// ALU_TOP
module ALU_TOP #(parameter wid =16,parameter MB=32)   
  (
   input  wire [wid-1:0] A,
   input  wire [wid-1:0] B,
   input  wire [3:0]     alu_fun,
   input  wire           clk,
   input  wire           rest,
   output wire  [wid-1:0]  ari_out,   
   output wire            carry_out,
   output wire            ari_flag,
   output wire  [wid-1:0] log_out,
   output wire            log_flag,
   output wire  [wid-1:0] cmp_out,
   output wire            cmp_flag,
   output wire  [wid-1:0] shift_out,
   output wire            shift_flag
   );
For scale: about 1900 cells after synthesis, about 50 flip-flops, roughly 0.015 sq mm of cells after synthesis.
clock: 35.0 ns
lec_check: 0
cap_margin: 20
core_aspect_ratio: 0.72
core_margin: 2
core_utilization: 40
cts_cluster_size: 10
gpl_routability_driven: 0
place_density_lb_addon: 0.23
setup_slack_margin: 5.0
slew_margin: 40
tns_end_percent: 45
run.sh (not shown) runs the stock make flow with config.mk's settings and CLKGATE_MAP_FILE=.
Edit:
CAP_MARGIN = 0   (was 20)
CORE_ASPECT_RATIO = 1.67   (was 0.72)
CORE_MARGIN = 3   (was 2)
CTS_CLUSTER_DIAMETER = 330   (was unset)
CTS_CLUSTER_SIZE = 58   (was 10)
MAX_ROUTING_LAYER = met4   (was unset)
Outcome: The changed run finished with timing, DRC and antenna clean; synthesized area does not change; routed wire length rises by 0.70%; final area came out lower by 2.8%; first-iteration DRC count decreases by 32%; count of clock-buffer cells in the layout increases by 1; synthesized cell count is unchanged; utilization goes down by 1.3 points; global-route usage rose by 0.36 points; clock power went down by 8.4%.


ALU_TOP again, from the RTL that the note above started with.
Settings: LEC_CHECK=0, ABC_AREA=1, CAP_MARGIN=15, CORE_ASPECT_RATIO=1.12, CORE_MARGIN=2, CORE_UTILIZATION=72, CTS_CLUSTER_DIAMETER=356, CTS_CLUSTER_SIZE=35, MAX_ROUTING_LAYER=met5, PLACE_DENSITY=0.5, SETUP_SLACK_MARGIN=1.1, SLEW_MARGIN=20, TNS_END_PERCENT=90; clock period 13.2 ns.
The baseline died in clock tree synthesis with DPL-0038.
Then changed:
==> flow/config.mk (replaced) <==
export PLATFORM = sky130hd
export DESIGN_NAME = ALU_TOP
export DESIGN_NICKNAME = ALU_TOP
export VERILOG_FILES = /design/flow/design.v
export SDC_FILE = /design/flow/constraint.sdc
export NUM_CORES = 4
export LEC_CHECK = 0
export CAP_MARGIN = 20
export CORE_MARGIN = 2
export CORE_UTILIZATION = 40
export SLEW_MARGIN = 20
==> flow/constraint.sdc (replaced) <==
create_clock -name core_clock -period 34.2 [get_ports {clk}]
set_input_delay 6.8400 -clock core_clock [delete_from_list [all_inputs] [get_ports {clk}]]
set_output_delay 6.8400 -clock core_clock [all_outputs]
set_load 0.01 [all_outputs]
Outcome: With this change the flow finished clean; synthesized area came out lower by 2.8%; synthesized cell count decreases by 17%; die area is higher by 73%.
Then changed:
--- a/flow/config.mk
+++ b/flow/config.mk
@@ -10 +10 @@
-export CORE_UTILIZATION = 40
+export CORE_UTILIZATION = 66
==> flow/constraint.sdc (replaced) <==
create_clock -name core_clock -period 28.7 [get_ports {clk}]
set_input_delay 5.7400 -clock core_clock [delete_from_list [all_inputs] [get_ports {clk}]]
set_output_delay 5.7400 -clock core_clock [all_outputs]
set_load 0.01 [all_outputs]
With this change the flow never finished: it broke off in global routing.
Die size goes down by 39%.
Area after synthesis stays the same.
Synthesized cell count does not change.
Then changed:
--- a/flow/config.mk
+++ b/flow/config.mk
@@ -10 +10,3 @@
-export CORE_UTILIZATION = 66
+export CORE_UTILIZATION = 40
+export HOLD_SLACK_MARGIN = 0.03
+export SETUP_SLACK_MARGIN = 5.0
==> flow/constraint.sdc (replaced) <==
create_clock -name core_clock -period 35.0 [get_ports {clk}]
set_input_delay 7.0000 -clock core_clock [delete_from_list [all_inputs] [get_ports {clk}]]
set_output_delay 7.0000 -clock core_clock [all_outputs]
set_load 0.01 [all_outputs]
With this change the flow completed with no timing, DRC or antenna violations; die area goes up by 63%; area after synthesis stays the same; synthesized cell count does not change.


Starting RTL as in the previous note.
==> flow/config.mk <==
export PLATFORM = sky130hd
export DESIGN_NAME = ALU_TOP
export DESIGN_NICKNAME = ALU_TOP
export VERILOG_FILES = /design/flow/design.v
export SDC_FILE = /design/flow/constraint.sdc
export NUM_CORES = 4
export LEC_CHECK = 0
export ABC_AREA = 0
export CAP_MARGIN = 15
export CORE_ASPECT_RATIO = 1.12
export CORE_MARGIN = 2
export CORE_UTILIZATION = 72
export CTS_CLUSTER_DIAMETER = 196
export CTS_CLUSTER_SIZE = 35
export MAX_ROUTING_LAYER = met5
export PLACE_DENSITY = 0.5
export SETUP_SLACK_MARGIN = -1.22
export SLEW_MARGIN = 20
export TNS_END_PERCENT = 90
==> flow/constraint.sdc <==
create_clock -name core_clock -period 13.2 [get_ports {clk}]
set_input_delay 2.6400 -clock core_clock [delete_from_list [all_inputs] [get_ports {clk}]]
set_output_delay 2.6400 -clock core_clock [all_outputs]
set_load 0.01 [all_outputs]
The starting point never finished: it broke off in clock tree synthesis with DPL-0038.
Next try:
==> flow/config.mk (replaced) <==
export PLATFORM = sky130hd
export DESIGN_NAME = ALU_TOP
export DESIGN_NICKNAME = ALU_TOP
export VERILOG_FILES = /design/flow/design.v
export SDC_FILE = /design/flow/constraint.sdc
export NUM_CORES = 4
export LEC_CHECK = 0
export ABC_AREA = 1
export CAP_MARGIN = 20
export CORE_MARGIN = 2
export CORE_UTILIZATION = 68
export CTS_CLUSTER_DIAMETER = 196
export CTS_CLUSTER_SIZE = 98
export SLEW_MARGIN = 20
export TNS_END_PERCENT = 25
==> flow/constraint.sdc (replaced) <==
create_clock -name core_clock -period 30.3 [get_ports {clk}]
set_input_delay 6.0600 -clock core_clock [delete_from_list [all_inputs] [get_ports {clk}]]
set_output_delay 6.0600 -clock core_clock [all_outputs]
set_load 0.01 [all_outputs]
=> The new run completed, yet does not pass: setup timing; synthesized area is higher by a few percent; die size goes up by a little under a tenth; synthesized cell count increases by about a fifth.


== alpha ==
Starting RTL as in the previous note.
// ALU_TOP
module ALU_TOP #(parameter wid =16,parameter MB=32)   
  (
   input  wire [wid-1:0] A,
   input  wire [wid-1:0] B,
   input  wire [3:0]     alu_fun,
   input  wire           clk,
   input  wire           rest,
   output wire  [wid-1:0]  ari_out,   
   output wire            carry_out,
   output wire            ari_flag,
   output wire  [wid-1:0] log_out,
   output wire            log_flag,
   output wire  [wid-1:0] cmp_out,
   output wire            cmp_flag,
   output wire  [wid-1:0] shift_out,
   output wire            shift_flag
   ); 
  wire  AR_EN,LO_EN,CM_EN,SH_EN; 
  wire [1:0]  ms,ls;
  assign ms=alu_fun[1:0];
  assign ls=alu_fun[3:2];
  ari_unit U_arithmatic (
  .A(A),
  .B(B),
  .clk(clk),
  .rest(rest),
  .alu_fun(ms),
  .ari_EN(AR_EN),
  .ari_out(ari_out),
  .carry_out(carry_out),
  .ari_flag(ari_flag)
  );
  cmp_unit U_compare (
  .A(A),
  .B(B),
  .clk(clk),
  .rest(rest),
  .alu_fun(ms),
  .cmp_EN(CM_EN),
  .cmp_out(cmp_out),
  .cmp_flag(cmp_flag)
  );
  log_unit U_logic (
  .A(A),
  .B(B),
  .clk(clk),
  .rest(rest),
  .alu_fun(ms),
  .log_EN(LO_EN),
  .log_out(log_out),
  .log_flag(log_flag)
  );
  shift_unit U_shift (
  .A(A),
  .B(B),
  .clk(clk),
  .rest(rest),
  .alu_fun(ms),
  .shift_EN(SH_EN),
  .shift_out(shift_out),
  .shift_flag(shift_flag)
  ...
Settings: LEC_CHECK=0, ABC_AREA=1, CAP_MARGIN=20, CORE_ASPECT_RATIO=1.12, CORE_MARGIN=6, CORE_UTILIZATION=58, CTS_CLUSTER_DIAMETER=196, CTS_CLUSTER_SIZE=68, HOLD_SLACK_MARGIN=0.06, MAX_ROUTING_LAYER=met5, PLACE_DENSITY=0.43, SETUP_SLACK_MARGIN=-1.64, SLEW_MARGIN=0, TNS_END_PERCENT=10; clock period 29.5 ns.
alpha: all stages done; final checks FAILED (negative setup slack).
Modified inputs, beta compared to alpha
- setting GPL_TIMING_DRIVEN to 0 for the first time
- changing SETUP_SLACK_MARGIN from -1.64 to -0.4
- changing SLEW_MARGIN from 0 to 20
- changing CORE_UTILIZATION from 58 to 63
- setting CELL_PAD_IN_SITES_GLOBAL_PLACEMENT to 1 for the first time
- changing PLACE_DENSITY from 0.43 to 0.5
- changing TNS_END_PERCENT from 10 to 65
- changing CORE_MARGIN from 6 to 2
- removing HOLD_SLACK_MARGIN (formerly 0.06)
## What came out
No final results exist for beta, since it was stopped by error GPL-0301 during global placement without I/O.
The vertical die dimension in beta is 0.919 times that in alpha.
Re post-synthesis share of cell area spent on xor and xnor gates: no difference whatsoever between alpha and beta.
When beta is measured against alpha, its initial cell density of the core turns out 4.5 points higher.
Input-level comparison between gamma and beta:
- changing PLACE_DENSITY from 0.5 to 0.62
- changing TNS_END_PERCENT from 65 to 90
- removing GPL_TIMING_DRIVEN (formerly 0)
- changing CORE_UTILIZATION from 63 to 70
- removing CELL_PAD_IN_SITES_GLOBAL_PLACEMENT (formerly 1)
==> results <==
Delta(placeable core region, gamma - beta) < 0
Looking only at initial core utilization, and setting everything else aside, the higher value of beta and gamma goes to gamma.
From beta to gamma, synthesized-area fraction occupied by ao, oa, aoi and oai cells did not move at all.
Re async set-reset flop share out of synthesis: no difference whatsoever between beta and gamma.
gamma finished all stages; layout check result: FAIL, due to negative setup slack.
Of the two candidates, beta has the worse area of the chip and gamma the better one.
Re number of cell rows: gamma is 3 down on beta.
The following lists how delta was set up differently from gamma:
- ABC_AREA no longer set, was 1
- PLACE_DENSITY no longer set, was 0.62
- MAX_ROUTING_LAYER no longer set, was met5
- SETUP_SLACK_MARGIN no longer set, was -0.4
- CORE_ASPECT_RATIO no longer set, was 1.12
- CTS_CLUSTER_DIAMETER no longer set, was 196
- TNS_END_PERCENT no longer set, was 90
- CORE_UTILIZATION now 11, was 70
- CTS_CLUSTER_SIZE no longer set, was 68
- the clock period (ns, I/O delays scaled along) now 42.2, was 29.5
- delta: PASS, flow complete, no timing, DRC or antenna violations
- Async set or reset register ratio after synthesis delta (gamma -> delta): insignificant
- delta: maximum vdd drop lower than gamma
- Higher critical path depth among delta and gamma: gamma
- On hold slack, delta does better than gamma.
- Relative to gamma, data-path buffer share of cell area in the final layout has decreased by 5.9 points in delta.


== lane 1 ==
The RTL this note starts from:
==> flow/design.v <==
module ari_unit #(parameter width =16,parameter MSB=32)  
(      input      [width-1:0] A,
       input      [width-1:0] B,
       input                  clk,
       input                  rest,
       input      [1:0]       alu_fun,
       input                  ari_EN,
       output reg [width-1:0] ari_out,  
       output reg             carry_out,
       output reg             ari_flag
       );
       reg  [width-1:0] ari_out_reg;  
 always @(posedge clk or negedge rest)  
       begin 
         if(!rest)
        ari_out <='b0;
      else
          ari_out <=ari_out_reg;
       end  
 always @(*)
      begin 
        carry_out=1'b0;
        ari_flag=1'b0;
        ari_out_reg='b0;
        if(ari_EN)
          begin
          case(alu_fun)    
          2'b00: begin
                 { carry_out,ari_out_reg}=A+B;
                  ari_flag=1'b1;
                  end 
          2'b01:begin
                {carry_out,ari_out_reg}=A-B;                  
                 ari_flag=1'b1;
                end                               
          2'b10:begin
                ari_out_reg=A*B;
                ari_flag=1'b1;
                end                                 
          2'b11:begin
                if(B=='b0)
                  ari_out_reg={width{1'b1}};  
                else
                  ari_out_reg=A/B;
                ari_flag=1'b1;
               end                   
          default: ari_out_reg='b0; 
          endcase
        end  
        else
            begin
            ari_out_reg='b0;
            end   
      end
  endmodule   
module cmp_unit #(parameter width =16)  
(      input      [width-1:0] A,
       input      [width-1:0] B,
       input                  clk,
       input                  rest,
       input      [1:0]       alu_fun,
       input                  cmp_EN,
       output reg [width-1:0] cmp_out,
       output reg             cmp_flag
       );
       reg [width-1:0]  cmp_out_reg; 
 always @(posedge clk or negedge rest)   
       begin 
         if(!rest)
        cmp_out <='b0;
      else
          cmp_out <=cmp_out_reg;
       end  
 always @(*)
      begin 
        cmp_flag=1'b0;
        cmp_out_reg=1'b0;
        if(cmp_EN)
          begin
              case(alu_fun)    
              2'b00: begin
                        cmp_out_reg='b0;
                        cmp_flag=1'b1;
                     end                                       
              2'b01:begin
                     if(A==B)
                       begin
                        cmp_out_reg='b1;
                        cmp_flag=1'b1;
                       end 
                      else
                        begin
                        cmp_out_reg='b0;
                        end
                    end
              2'b10:begin
                     if(A>B)
                       begin
                        cmp_out_reg='b10;
                        cmp_flag=1'b1;
                       end 
                      else
                        begin
                        cmp_out_reg='b0;
                        end
                    end
              2'b11:begin
                     if(A<B)
                       begin
                        cmp_out_reg='b11;
                        cmp_flag=1'b1;
                       end 
                      else
                        begin
                        cmp_out_reg='b0;
                        end
                    end
              default: cmp_out_reg='b0; 
              endcase
       end        
       else
          begin
          cmp_out_reg='b0;
          end 
      end
  endmodule   
module log_unit #(parameter width =16)  
(      input      [width-1:0] A,
       input      [width-1:0] B,
       input                  clk,
       input                  rest,
       input      [1:0]       alu_fun,
       input                  log_EN,
       output reg [width-1:0] log_out,
       output reg             log_flag
       );
       reg  [width-1:0] log_out_reg; 
 always @(posedge clk or negedge rest)   
       begin 
         if(!rest)
        log_out <=1'b0;
      else
          log_out <=log_out_reg;
       end  
 always @(*)
      begin 
        log_flag=1'b0;
        log_out_reg='b0;
        if(log_EN)
        begin  
             case(alu_fun)    
             2'b00: begin                    
                        log_out_reg=A&B;
                        log_flag=1'b1;
                    end                                     
            2'b01:begin     
                        log_out_reg=A|B;
                        log_flag=1'b1;
                   end     
            2'b10:begin                  
                        log_out_reg=~(A&B);
                        log_flag=1'b1;
                  end                    
           2'b11:begin           
                        log_out_reg=~(A|B);
                        log_flag=1'b1;
                 end                  
           default: log_out_reg='b0; 
          endcase  
        end
        else
            begin
            log_out_reg='b0;
            end
      end      
  endmodule   
module shift_unit #(parameter width =16)  
(      input      [width-1:0] A,
       input      [width-1:0] B,
       input                  clk,
       input                  rest,
       input      [1:0]       alu_fun,
       input                  shift_EN,
       output reg [(width*2)-1:0] shift_out,
       output reg             shift_flag
       );
       reg  [(width*2)-1:0]  shift_out_reg; 
 always @(posedge clk or negedge rest)   
       begin 
         if(!rest)
        shift_out <='b0;
      else
          shift_out <=shift_out_reg;
       end  
 always @(*)
      begin 
        shift_flag=1'b0;
        shift_out_reg='b0;
        if(shift_EN)
          begin
          case(alu_fun)    
              2'b00:begin              
                        shift_out_reg=A>>1;
                        shift_flag=1'b1;
                    end                                   
              2'b01:begin
                        shift_out_reg=A<<1;
                        shift_flag=1'b1;
                    end                 
              2'b10:begin
                        shift_out_reg=B>>1;
                        shift_flag=1'b1;
                    end 
              2'b11:begin   
                        shift_out_reg=B<<1;
                        shift_flag=1'b1;
                    end 
             default: shift_out_reg='b0; 
             endcase  
          end
          else
             begin
             shift_out_reg='b0;
             end
      end       
  endmodule   
module dec_unit   
(     
       input           [1:0]     alu_fun,
       output    reg             ari_EN,
       output    reg             log_EN,
       output    reg             cmp_EN,
       output    reg             shift_EN
       );
 always @(*)  
       begin 
       ari_EN=1'b0;
       log_EN=1'b0;
       cmp_EN=1'b0;
       shift_EN=1'b0;
       casex(alu_fun)
         2'b00:ari_EN=1'b1;
         2'b11:shift_EN=1'b1;
         2'b10:cmp_EN=1'b1;
         2'b01:log_EN=1'b1;
         default: begin
                   ari_EN=1'b0;
                   log_EN=1'b0;
                   cmp_EN=1'b0;
                   shift_EN=1'b0;
                  end
       endcase           
       end         
endmodule 
module ALU_TOP #(parameter wid =16,parameter MB=32)   
  (
   input  wire [wid-1:0] A,
   input  wire [wid-1:0] B,
   input  wire [3:0]     alu_fun,
   input  wire           clk,
   input  wire           rest,
   output wire  [wid-1:0]  ari_out,   
   output wire            carry_out,
   output wire            ari_flag,
   output wire  [wid-1:0] log_out,
   output wire            log_flag,
   output wire  [wid-1:0] cmp_out,
   output wire            cmp_flag,
   output wire  [wid-1:0] shift_out,
   output wire            shift_flag
   ); 
  wire  AR_EN,LO_EN,CM_EN,SH_EN; 
  wire [1:0]  ms,ls;
  assign ms=alu_fun[1:0];
  assign ls=alu_fun[3:2];
  ari_unit U_arithmatic (
  .A(A),
  .B(B),
  .clk(clk),
  .rest(rest),
  .alu_fun(ms),
  .ari_EN(AR_EN),
  .ari_out(ari_out),
  .carry_out(carry_out),
  .ari_flag(ari_flag)
  );
  cmp_unit U_compare (
  .A(A),
  .B(B),
  .clk(clk),
  .rest(rest),
  .alu_fun(ms),
  .cmp_EN(CM_EN),
  .cmp_out(cmp_out),
  .cmp_flag(cmp_flag)
  );
  log_unit U_logic (
  .A(A),
  .B(B),
  .clk(clk),
  .rest(rest),
  .alu_fun(ms),
  .log_EN(LO_EN),
  .log_out(log_out),
  .log_flag(log_flag)
  );
  shift_unit U_shift (
  .A(A),
  .B(B),
  .clk(clk),
  .rest(rest),
  .alu_fun(ms),
  .shift_EN(SH_EN),
  .shift_out(shift_out),
  .shift_flag(shift_flag)
  );
  dec_unit U_decoder (
  .alu_fun(ls),
  .cmp_EN(CM_EN),
  .ari_EN(AR_EN),
  .shift_EN(SH_EN),
  .log_EN(LO_EN)
  );
endmodule 
make LEC_CHECK=0 ABC_AREA=1 CAP_MARGIN=15 CORE_ASPECT_RATIO=1.12 CORE_MARGIN=2 CORE_UTILIZATION=70 CTS_CLUSTER_DIAMETER=196 CTS_CLUSTER_SIZE=35 MAX_ROUTING_LAYER=met5 PLACE_DENSITY=0.5 SETUP_SLACK_MARGIN=-0.4 SLEW_MARGIN=20 TNS_END_PERCENT=90 finish   # period 13.2 ns
Lane 1 failed in clock tree synthesis with DPL-0038.
> inputs changed (lane 1 -> lane 2)
Settings: a change of CAP_MARGIN from 15 to 20; an added CELL_PAD_IN_SITES_GLOBAL_PLACEMENT of 2; a change of CORE_UTILIZATION from 70 to 63; a change of TNS_END_PERCENT from 90 to 65; a change of CTS_CLUSTER_SIZE from 35 to 68; a change of MAX_ROUTING_LAYER from met5 to met4; a change of the clock period (ns, I/O delays scaled along) from 13.2 to 29.5.
Results
- No final results exist for lane 2, since it was stopped by error GPL-0301 during global placement without I/O.
- On area of the chip, lane 1 beats lane 2.
- Compared to lane 1, lane 2 has number of rows created at floorplan 3 higher.
- In the metrics for lane 2 and lane 1, the one carrying the lower die width is lane 1.
Input-level comparison between lane 3 and lane 2:
Settings: TNS_END_PERCENT now 10, was 65; MAX_ROUTING_LAYER now met5, was met4; HOLD_SLACK_MARGIN now 0.25, previously not set; SLEW_MARGIN now 0, was 20; PLACE_DENSITY now 0.43, was 0.5; CORE_UTILIZATION now 49, was 63; CELL_PAD_IN_SITES_GLOBAL_PLACEMENT no longer set, was 2; CORE_MARGIN now 6, was 2; SETUP_SLACK_MARGIN now -0.84, was -0.4.
==> results <==
From lane 3 to lane 2, synthesis area per yosys did not move at all. Lane 3: PASS, flow complete, no timing, DRC or antenna violations. Number of standard-cell rows in the floorplan, lane 3 vs lane 2: up by more than 10%. Core utilization at floorplan is lower on lane 3.
[inputs] lane 4 vs lane 3
Settings: CORE_MARGIN changed from 6 to 2; HOLD_SLACK_MARGIN changed from 0.25 to 0.06; TNS_END_PERCENT changed from 10 to 90; CORE_ASPECT_RATIO changed from 1.12 to 0.99; SETUP_SLACK_MARGIN changed from -0.84 to -0.94; CORE_UTILIZATION changed from 49 to 70; PLACE_DENSITY changed from 0.43 to 0.62; SLEW_MARGIN changed from 0 to 20.
[summary]
Layout checks on lane 4: not met. Flow itself completed; violations: setup timing. Looking at cell with the biggest individual delay on the critical path, the sky130_fd_sc_hd__ha_1 result is from lane 4; the sky130_fd_sc_hd__or4_1 one comes from lane 3. On first-pass GRT wire length, lane 4 does better than lane 3. Between lane 4 and lane 3, post-route fraction of the period consumed by the critical path is lower for lane 3, lane 4 comes in above that. Total negative setup slack (higher): lane 3. Higher switching power summed over all nets goes to lane 4 over lane 3. Of the two values seen for first element of the critical path, B[0] was produced by lane 4 and A[15] by lane 3. Going from lane 3 to lane 4, detailed-routed wire length on met2 has decreased, die outline area has decreased, fmax has decreased, static leakage has decreased, total wirelength of the detailed-routed design has increased.
What lane 5 does differently from lane 4 at the input level:
Settings: a change of CORE_ASPECT_RATIO from 0.99 to 1.12; an added GPL_TIMING_DRIVEN of 0; a change of PLACE_DENSITY from 0.62 to 0.51; a change of TNS_END_PERCENT from 90 to 65; a change of MAX_ROUTING_LAYER from met5 to met4; a change of CORE_UTILIZATION from 70 to 63; a change of SETUP_SLACK_MARGIN from -0.94 to -0.4; a deleted HOLD_SLACK_MARGIN that had been 0.06; an added CELL_PAD_IN_SITES_GLOBAL_PLACEMENT of 2.
==> results <==
No final results exist for lane 5, since it was stopped by error GPL-0301 during global placement without I/O. The final report for lane 4 shows a completed flow and a layout that fails verification, specifically setup timing. There was hardly any difference in async set or reset register ratio after synthesis between lane 4 and lane 5. Re chip area line of the yosys report: no difference whatsoever between lane 5 and lane 4. Of lane 4 and lane 5, the higher total number of placement rows belongs to lane 5. | area inside the core boundary | lower: lane 4 |. Lane 4 → lane 5: die size grew by about 11%, die height went up by about 12%, starting density of the core now sits lower.
Power is estimated from default activity; no workload was simulated.
